// cu_engine
module cu_engine (
    input  clk, nrst,
    input  [71:0] filter, 
    input  [23:0] data_in,
    input  [ 8:0] pe_en_ctrl,
    output [15:0] pe_out
);
    reg [23:0] dff [0:1];
    wire [143:0] psum;
    pe pe00 (.clk(clk), .en(pe_en_ctrl[0]), .a(data_in[ 7: 0]), .b(filter[ 7: 0]), .out(psum[15: 0]));
    pe pe10 (.clk(clk), .en(pe_en_ctrl[1]), .a(data_in[15: 8]), .b(filter[15: 8]), .out(psum[31:16]));
    pe pe20 (.clk(clk), .en(pe_en_ctrl[2]), .a(data_in[23:16]), .b(filter[23:16]), .out(psum[47:32]));
    pe pe01 (.clk(clk), .en(pe_en_ctrl[3]), .a(dff[0][ 7: 0]), .b(filter[31:24]), .out(psum[63:48]));
    pe pe11 (.clk(clk), .en(pe_en_ctrl[4]), .a(dff[0][15: 8]), .b(filter[39:32]), .out(psum[79:64]));
    pe pe21 (.clk(clk), .en(pe_en_ctrl[5]), .a(dff[0][23:16]), .b(filter[47:40]), .out(psum[95:80]));
  ...
Size in the first run: ~120 I/O pins, ~27000 um^2 of cells after synthesis.
Settings: LEC_CHECK=0, CAP_MARGIN=20, CELL_PAD_IN_SITES_DETAIL_PLACEMENT=0, CELL_PAD_IN_SITES_GLOBAL_PLACEMENT=0, CORE_ASPECT_RATIO=0.91, CORE_MARGIN=2, CORE_UTILIZATION=72, CTS_CLUSTER_SIZE=60, GPL_ROUTABILITY_DRIVEN=0, GPL_TIMING_DRIVEN=1, MAX_ROUTING_LAYER=met4, MIN_ROUTING_LAYER=met1, PLACE_DENSITY_LB_ADDON=0.0, SETUP_SLACK_MARGIN=0.51, SLEW_MARGIN=20; clock period 5.95 ns.
run.sh (not shown) runs the stock make flow with config.mk's settings and CLKGATE_MAP_FILE=.
==> next run, changes <==
CORE_MARGIN = 3   (was 2)
CORE_UTILIZATION = 68   (was 72)
CTS_CLUSTER_SIZE = 33   (was 60)
MAX_ROUTING_LAYER = met5   (was met4)
PLACE_DENSITY_LB_ADDON = default   (was 0.0)
SETUP_SLACK_MARGIN = default   (was 0.51)
clock period = 2.13 ns   (was 5.95 ns; I/O delays follow)
=> With this change the flow ended with an error in global routing on GRT-0232; die area grows by 7.9%; area after synthesis is unchanged; synthesized cell count stays the same.

========
cu_engine again, from the RTL that the note above started with.
Settings: LEC_CHECK=0, CAP_MARGIN=15, CORE_MARGIN=2, CORE_UTILIZATION=68, CTS_CLUSTER_DIAMETER=29, CTS_CLUSTER_SIZE=35, MAX_ROUTING_LAYER=met4, SETUP_SLACK_MARGIN=1.0, SLEW_MARGIN=20; clock period 3.99 ns.
The first run ended with an error in 5_1_grt.
==> next run, changes <==
--- a/flow/config.mk
+++ b/flow/config.mk
@@ -8 +8 @@
-export CAP_MARGIN = 15
+export CAP_MARGIN = 20
@@ -10,5 +10 @@
-export CORE_UTILIZATION = 68
-export CTS_CLUSTER_DIAMETER = 29
-export CTS_CLUSTER_SIZE = 35
-export MAX_ROUTING_LAYER = met4
-export SETUP_SLACK_MARGIN = 1.0
+export CORE_UTILIZATION = 40
==> flow/constraint.sdc (replaced) <==
create_clock -name core_clock -period 6.07 [get_ports {clk}]
set_input_delay 1.2140 -clock core_clock [delete_from_list [all_inputs] [get_ports {clk}]]
set_output_delay 1.2140 -clock core_clock [all_outputs]
set_load 0.01 [all_outputs]
Result:
- With this change the flow passed the timing, design-rule and antenna checks
- die area rose by well over a third
- synthesized area is unchanged
- synthesized cell count is unchanged
==> next run, changes <==
--- a/flow/config.mk
+++ b/flow/config.mk
@@ -10 +10 @@
-export CORE_UTILIZATION = 40
+export CORE_UTILIZATION = 44
=>
- die area fell by 9.0%
- maximum frequency fell by 1.2%
- design area hardly moves
- count of clock-buffer cells in the layout rose by 1
- sequential share of layout area stays flat
- wire length barely changes
- hold slack is better by 0.016 ns
- setup slack is worse by 0.069 ns
- synthesized cell count does not change
- utilization rose by 4.3 points
- total power rose by 2.3%
==> next run, changes <==
--- a/flow/config.mk
+++ b/flow/config.mk
@@ -10 +10,2 @@
-export CORE_UTILIZATION = 44
+export CORE_UTILIZATION = 65
+export MAX_ROUTING_LAYER = met4
==> flow/constraint.sdc (replaced) <==
create_clock -name core_clock -period 5.19 [get_ports {clk}]
set_input_delay 1.0380 -clock core_clock [delete_from_list [all_inputs] [get_ports {clk}]]
set_output_delay 1.0380 -clock core_clock [all_outputs]
set_load 0.01 [all_outputs]
Now the flow finished but failed the layout checks on negative setup slack.
Worst setup slack is worse by 0.66 ns.
Cell count decreases by about 0.7%.
Power rises by 35%.
Hold slack is worse by 0.0047 ns.
Synthesized cell count stays the same.
First-iteration DRC count went up by 5.0%.
Wire length hardly moves.
No activity file was given, so power comes from the tool's default toggle rates.
